==> inputs of cedar <==
==> flow/design.v <==
module mac #(
	parameter N = 16,  
	parameter Q = 12  
	)(
	input logic clk, sclr, ce,
	input logic [N-1:0] a_i, b_i, 
	input logic [N*2-1:0] c_i,
	output logic [N*2-1:0] r_o
	);
	always_ff @(posedge clk or posedge sclr) begin
		if (sclr) r_o <= 'd0;
		else if (ce) begin
				r_o <= (a_i * b_i + c_i);  
			end
	end
endmodule
module variable_shift_register #(parameter WIDTH = 8, parameter SIZE = 3)(
	input logic clk, rst, ce,
	input logic [WIDTH-1:0] data_i,
	output logic [WIDTH-1:0] data_o
	);
	logic [WIDTH-1:0] sh_r [SIZE-1:0];  
	generate 
	genvar i;
	for (i = 0; i < SIZE; i = i + 1) begin : for_loop
		always_ff @(posedge clk or posedge rst) begin
			if (rst) sh_r[i] <= 'd0; 
			else begin
				if (ce) begin
					if (i == 'd0) sh_r[i] <= data_i;
					else sh_r[i] <= sh_r[i - 1];
				end
			end
		end
	end : for_loop
	endgenerate
	assign data_o = sh_r[SIZE - 1];
endmodule
`timescale 1ns / 1ps
module convolver #(
	parameter n = 8'h0a,	 
	parameter k = 8'h03,  
	parameter s = 1,  
	parameter BL = 16,  
	parameter Q = 12  
	)(
	input logic clk,
	input logic rst,
	input logic ce,
	input logic [BL-1:0] activation,
	input logic [(k*k)*BL-1:0] weight1,
	output logic [31:0] conv_op,
	output logic valid_conv,
	output logic end_conv
	);
	logic [31:0] count1;  
	logic [31:0] count2;  
	logic [31:0] count3;  
	logic [31:0] row_count;  
	logic en1, en2, en3;  
	logic [BL-1:0] weight [0:k*k-1];
	generate
		genvar j;
		for (j = 0; j < k*k; j = j + 1) begin : for_loop
			assign weight[j][BL-1:0] = weight1[BL*j +: BL];
		end : for_loop
	endgenerate
	logic [BL*2-1:0] tmp [k*k+1:0];
	assign tmp[0] = 32'h00000000;
	generate
	genvar i;
	for (i = 0; i < k*k; i = i + 1) begin : for_loop1
		if ((i+1) % k == 0) begin 					 
			if (i == k*k - 1) begin 				 
				mac #(.N(BL), .Q(Q)) MAC0(
					.clk(clk),
					.sclr(rst),
					.ce(ce),
					.a_i(activation),
					.b_i(weight[i]),
					.c_i(tmp[i]),
					.r_o(conv_op)
				);
			end
			else begin
				logic [BL*2-1:0] tmp2;
				mac #(.N(BL), .Q(Q)) MAC1(
					.clk(clk),
					.sclr(rst),
					.ce(ce),
					.a_i(activation),
					.b_i(weight[i]),
					.c_i(tmp[i]),
					.r_o(tmp2)
				);
				variable_shift_register #(.WIDTH(BL*2), .SIZE(n-k)) SR(
					.clk(clk),
					.rst(rst),
					.ce(ce),
					.data_i(tmp2),
					.data_o(tmp[i+1])
					);
			end
		end
		else begin
			mac #(.N(BL), .Q(Q)) MAC2(
					.clk(clk),
					.sclr(rst),
					.ce(ce),
					.a_i(activation),
					.b_i(weight[i]),
					.c_i(tmp[i]),
					.r_o(tmp[i+1])
				);
		end
	end : for_loop1
	endgenerate
	always_ff @(posedge clk) begin
		if (rst) begin
			count1 <= 0;
			count2 <= 0;
			count3 <= 0;
			row_count <= 0;
			en1 <= 0;
			en2 <= 1;
			en3 <= 0;
		end
		else if (ce) begin
		if (ce) begin
			if (count1 == (k-1)*n + k - 1) begin  
				count1 <= count1 + 1'b1;
				en1 <= 1'b1;
			end
			else count1 <= count1 + 1'b1;
		end
		if (en1 && en2) begin
			if (count2 == n - k) begin
				count2 <= 0;
				en2 <= 0;
				row_count <= row_count + 1'b1;
			end
			else count2 <= count2 + 1'b1;
		end
		if(~en2) begin
			if(count3 == k-2) begin
				count3<=0;
				en2 <= 1'b1;
			end
		else
			count3 <= count3 + 1'b1;
		end
		if((((count2 + 1) % s == 0) && (row_count % s == 0))
			||(count3 == k-2)&&(row_count % s == 0)
			||(count1 == (k-1)*n+k-1))
		begin                                                                                                                        
			en3 <= 1;                                                                                                                             
		end
		else 
			en3 <= 0;
		end
	end
	assign end_conv = (count1>= n*n+2) ? 1'b1 : 1'b0;
	assign valid_conv = (en1&&en2&&en3);
endmodule
==> flow/run.sh <==
#!/bin/bash
# the make line also repeats each setting of config.mk as NAME=value (left out here)
make -C /OpenROAD-flow-scripts/flow DESIGN_CONFIG=/design/flow/config.mk WORK_HOME=/design/flow/orfs CLKGATE_MAP_FILE= finish
==> flow/config.mk <==
export PLATFORM = sky130hd
export DESIGN_NAME = convolver
export DESIGN_NICKNAME = convolver
export VERILOG_FILES = /design/flow/design.v
export SDC_FILE = /design/flow/constraint.sdc
export NUM_CORES = 4
export LEC_CHECK = 0
export CAP_MARGIN = 20
export CELL_PAD_IN_SITES_DETAIL_PLACEMENT = 2
export CELL_PAD_IN_SITES_GLOBAL_PLACEMENT = 1
export CORE_ASPECT_RATIO = 1.29
export CORE_MARGIN = 2
export CORE_UTILIZATION = 64
export CTS_CLUSTER_DIAMETER = 266
export GPL_ROUTABILITY_DRIVEN = 0
export GPL_TIMING_DRIVEN = 0
export MAX_ROUTING_LAYER = met4
export MIN_ROUTING_LAYER = met2
export PLACE_DENSITY_LB_ADDON = 0.02
export SETUP_SLACK_MARGIN = -0.07
export SLEW_MARGIN = 20
==> flow/constraint.sdc <==
create_clock -name core_clock -period 7.51 [get_ports {clk}]
set_input_delay 1.5020 -clock core_clock [delete_from_list [all_inputs] [get_ports {clk}]]
set_output_delay 1.5020 -clock core_clock [all_outputs]
set_load 0.01 [all_outputs]
==> nickel (differences from cedar) <==
CELL_PAD_IN_SITES_DETAIL_PLACEMENT = default   (was 2)
CELL_PAD_IN_SITES_GLOBAL_PLACEMENT = default   (was 1)
CORE_ASPECT_RATIO = default   (was 1.29)
CORE_UTILIZATION = 70   (was 64)
CTS_CLUSTER_DIAMETER = default   (was 266)
GPL_ROUTABILITY_DRIVEN = default   (was 0)
GPL_TIMING_DRIVEN = default   (was 0)
MAX_ROUTING_LAYER = default   (was met4)
MIN_ROUTING_LAYER = default   (was met2)
PLACE_DENSITY_LB_ADDON = default   (was 0.02)
SETUP_SLACK_MARGIN = 1.45   (was -0.07)
==> flow/constraint.sdc (replaced) <==
create_clock -name core_clock -period 4.89 [get_ports {clk}]
set_input_delay 0.9780 -clock core_clock [delete_from_list [all_inputs] [get_ports {clk}]]
set_output_delay 0.9780 -clock core_clock [all_outputs]
set_load 0.01 [all_outputs]
==> run_results.csv <==
group,metric,value,unit
final_timing,setup_viol,221,
status,outcome,"failed layout checks",
status,violations,"negative setup slack",
final_timing,setup_ws,-2210,ps
That was nickel.
==> run_results.csv <==
group,metric,value,unit
status,outcome,"stopped before the end",
status,lastStage,"detailed placement (3_5_place_dp)",
status,error,"[ERROR DPL-0033] detailed placement checks failed during check placement.",
floorplanning,dieArea,183000,um^2
synthesis,yosys_warnings,8,
synthesis,ys_seq_frac,0.177,
placed_design,io_buffers,179,
synthesis,synth_cell_types,87,
That was cedar.


==> inputs of lagoon <==
Starts from the design.v that is shown in full above.
Settings: LEC_CHECK=0, CAP_MARGIN=20, CORE_MARGIN=2, CORE_UTILIZATION=66, SLEW_MARGIN=20; clock period 5.32 ns.
run.sh (not shown) runs the stock make flow with config.mk's settings and CLKGATE_MAP_FILE=.
==> raven (differences from lagoon) <==
- ABC_AREA: not set -> 0
- CORE_ASPECT_RATIO: not set -> 0.83
- CORE_UTILIZATION: 66 -> 72
- PLACE_DENSITY: not set -> 0.66
- SETUP_SLACK_MARGIN: not set -> 1.33
==> flow/constraint.sdc (replaced) <==
create_clock -name core_clock -period 4.7 [get_ports {clk}]
set_input_delay 0.9400 -clock core_clock [delete_from_list [all_inputs] [get_ports {clk}]]
set_output_delay 0.9400 -clock core_clock [all_outputs]
set_load 0.01 [all_outputs]
==> summary of the runs <==
lagoon ran to the end with violations: negative setup slack. raven ended with an error in 5_1_grt with GRT-0229.
Synthesized cell count is the same in lagoon and raven.
Against lagoon, the die size of raven is smaller by about 8%.
In area after synthesis, lagoon and raven do not differ.
==> figures <==
metric	raven	lagoon
Number of placed instances, taps included	15300	15600
Setup slack after placement	-2.77 ns	-2.42 ns
Number of buffers added for setup after CTS	261	157
Die width	443 um	422 um
Die Ht	368 um	422 um
Post-CTS resize count	971	680
Full die area	163000 um2	178000 um2
Inserted Clock Buffers	89	91
Floorplan Utilization	0.727	0.664
Placer Congestion	0.954	0.973
Result of the run	aborted with a tool error	complete, but fails checks
Failing step	5_1_grt	-
Reasons for failing layout checks	-	negative setup slack
Placed standard-cell area	130000 um2	131000 um2
Placeable core region	159000 um2	174000 um2


==> run a <==
RTL: the design.v shown in full above, as it stands there.
export LEC_CHECK = 0
export CAP_MARGIN = 20
export CORE_MARGIN = 2
export CORE_UTILIZATION = 70
export SLEW_MARGIN = 20
create_clock -name core_clock -period 6.57 [get_ports {clk}]
==> run b: changes against run a <==
CORE_MARGIN = 4   (was 2)
CORE_UTILIZATION = 57   (was 70)
CTS_CLUSTER_DIAMETER = 398   (was not set)
GPL_ROUTABILITY_DRIVEN = 0   (was not set)
SETUP_SLACK_MARGIN = 0.26   (was not set)
==> flow/constraint.sdc (replaced) <==
create_clock -name core_clock -period 7.26 [get_ports {clk}]
set_input_delay 1.4520 -clock core_clock [delete_from_list [all_inputs] [get_ports {clk}]]
set_output_delay 1.4520 -clock core_clock [all_outputs]
set_load 0.01 [all_outputs]
==> run c: changes against run a <==
CORE_UTILIZATION = 72   (was 70)
MAX_ROUTING_LAYER = met4   (was not set)
==> flow/constraint.sdc (replaced) <==
create_clock -name core_clock -period 6.12 [get_ports {clk}]
set_input_delay 1.2240 -clock core_clock [delete_from_list [all_inputs] [get_ports {clk}]]
set_output_delay 1.2240 -clock core_clock [all_outputs]
set_load 0.01 [all_outputs]
==> notes <==
Run b completed with no timing, DRC or antenna violations. Run a completed and failed the layout checks on setup timing. Run c stopped in 5_1_grt. Between run b and run a, the lower wire length is in run b (gap 11%, measured against run a). Against run b, the non-clock buffer count of run a is higher by 313. Against run a, the core utilization of run b is lower by 19 points.
==> figures <==
	run a	run b	run c
Outcome	failed layout checks	timing/DRC/antenna clean	did not finish
Stage where the flow stopped	-	-	5_1_grt
Violated checks	setup timing	-	-
Startpoint of the most critical register-to-register path	for_loop1[1].genblk1.MAC2.r_o[9]$_DFFE_PP0P_	for_loop1[5].genblk1.genblk1.SR.sh_r[6][11]$_DFFE_PP0P_	-
Multi-input comb cells	7894	7894	-
Clock network latency to the later pin of the worst-skew pair	740 ps	750 ps	-
Area of all sequential standard cells	0.0204 mm^2	0.0204 mm^2	-
Endpoint of the most critical setup path	for_loop1[6].genblk1.MAC2.r_o[28]$_DFFE_PP0P_	for_loop1[2].genblk1.genblk1.MAC1.r_o[27]$_DFFE_PP0P_	-
Met2 wire len	169 mm	155 mm	-
Area of combinational cells with multiple inputs	0.0859 mm^2	0.0831 mm^2	-
